// cache
module cache(
    clk,
    proc_reset,
    proc_read,
    proc_write,
    proc_addr,
    proc_wdata,
    proc_stall,
    proc_rdata,
    mem_read,
    mem_write,
    mem_addr,
    mem_rdata,
    mem_wdata,
    mem_ready
);
clock: 6.33 ns
lec_check: 0
cap_margin: 20
core_margin: 2
core_utilization: 72
cts_cluster_diameter: 348
place_density: 0.38
slew_margin: 20
tns_end_percent: 5
run.sh (not shown) runs the stock make flow with config.mk's settings and CLKGATE_MAP_FILE=.
Then changed:
CORE_UTILIZATION = 45   (was 72)
CTS_CLUSTER_DIAMETER = not set   (was 348)
PLACE_DENSITY = 0.5   (was 0.38)
clock period = 5.06 ns   (was 6.33 ns; I/O delays follow)
After rerunning: With this change the flow finished but failed the layout checks on setup timing; wire length is higher by 13%; via count is lower by 2.2%; worst setup slack degrades by 290 ps; design area is higher by 8.3%.
Then changed:
CORE_UTILIZATION = 58   (was 45)
PLACE_DENSITY = not set   (was 0.5)
TNS_END_PERCENT = not set   (was 5)
clock period = 6.85 ns   (was 5.06 ns; I/O delays follow)
This time the run finished with timing, DRC and antenna clean.
Clock skew hardly moves.
Utilization is higher by 11 points.
Final area is lower by 7.9%.
Power is lower by 30%.
Die size is lower by 22%.
Non-clock buffer count is lower by 521.
Hold slack hardly moves.
Clock-buffer cell count is lower by 13.
Worst setup slack improved by 350 ps.
Final cell count is lower by 12%.
Then changed:
ABC_AREA = 0   (was not set)
CELL_PAD_IN_SITES_DETAIL_PLACEMENT = 2   (was not set)
CORE_UTILIZATION = 30   (was 58)
CTS_CLUSTER_SIZE = 85   (was not set)
GPL_ROUTABILITY_DRIVEN = 0   (was not set)
MAX_ROUTING_LAYER = met4   (was not set)
MIN_ROUTING_LAYER = met2   (was not set)
PLACE_DENSITY = 0.5   (was not set)
SETUP_SLACK_MARGIN = 0.85   (was not set)
clock period = 10.0 ns   (was 6.85 ns; I/O delays follow)
The new run went through all stages and came out clean.
Utilization drops by 32 points.
Cell area climbs by 2.4%.
Die size climbs by 92%.
Critical path depth does not change.
Non-clock buffer count went down by 40.
Final cell count rose by 20%.
Synthesized cell count is unchanged.
Then changed:
ABC_AREA = not set   (was 0)
CELL_PAD_IN_SITES_DETAIL_PLACEMENT = not set   (was 2)
CORE_UTILIZATION = 52   (was 30)
CTS_CLUSTER_SIZE = not set   (was 85)
GPL_ROUTABILITY_DRIVEN = not set   (was 0)
MAX_ROUTING_LAYER = not set   (was met4)
MIN_ROUTING_LAYER = not set   (was met2)
SETUP_SLACK_MARGIN = not set   (was 0.85)
clock period = 6.22 ns   (was 10.0 ns; I/O delays follow)
Synthesized area stays the same.
Via count came out lower by 29%.
Total power is higher by 52%.
Routed wire length went down by 20%.
Count of clock-buffer cells in the layout went down by 29.
First-iteration DRC count fell by 62%.

---

Starting RTL as in the previous note.
==> flow/config.mk <==
export PLATFORM = sky130hd
export DESIGN_NAME = cache
export DESIGN_NICKNAME = cache
export VERILOG_FILES = /design/flow/design.v
export SDC_FILE = /design/flow/constraint.sdc
export NUM_CORES = 4
export LEC_CHECK = 0
export CAP_MARGIN = 20
export CORE_MARGIN = 2
export CORE_UTILIZATION = 30
export PLACE_DENSITY = 0.5
export SLEW_MARGIN = 20
==> flow/constraint.sdc <==
create_clock -name core_clock -period 8.69 [get_ports {clk}]
set_input_delay 1.7380 -clock core_clock [delete_from_list [all_inputs] [get_ports {clk}]]
set_output_delay 1.7380 -clock core_clock [all_outputs]
set_load 0.01 [all_outputs]
The baseline passed the timing, DRC and antenna checks.
Next try:
Settings changed: CAP_MARGIN 20 to 15, CORE_UTILIZATION 30 to 72.
Clock period 8.69 ns to 7.12 ns, I/O delays scaled along.
Setup slack gets worse by 780 ps.
Total power increases by about a fifth.
Area after synthesis does not change.
Die size falls by well over a third.
Cell area drops by a few percent.
Clock-buffer cell count fell by 18.
Wire length shrinks by roughly a tenth.
Next try:
Settings changed: CAP_MARGIN 15 to 20, CORE_UTILIZATION 72 to 30.
Clock period 7.12 ns to 8.52 ns, I/O delays scaled along.
=>
- worst setup slack improved by 750 ps
- synthesized area stays the same
- utilization came out lower by 48 points
- total power came out lower by about a fifth
- final cell count came out higher by a quarter to a third
- clock skew came out higher by 9.6 ps
- cell area came out higher by a few percent
Next try:
Clock period 8.52 ns to 10.0 ns, I/O delays scaled along.
Result: The changed run passed the timing, DRC and antenna checks; cell area goes down by 0.75%; critical path depth stays the same; wire length hardly moves; clock-buffer cell count went up by 1; total power fell by 16%; die area does not change; sequential share of layout area went up by 0.32 points; worst setup slack gains 510 ps.
Power figures rest on the tool's default switching activity, not on a simulated workload.
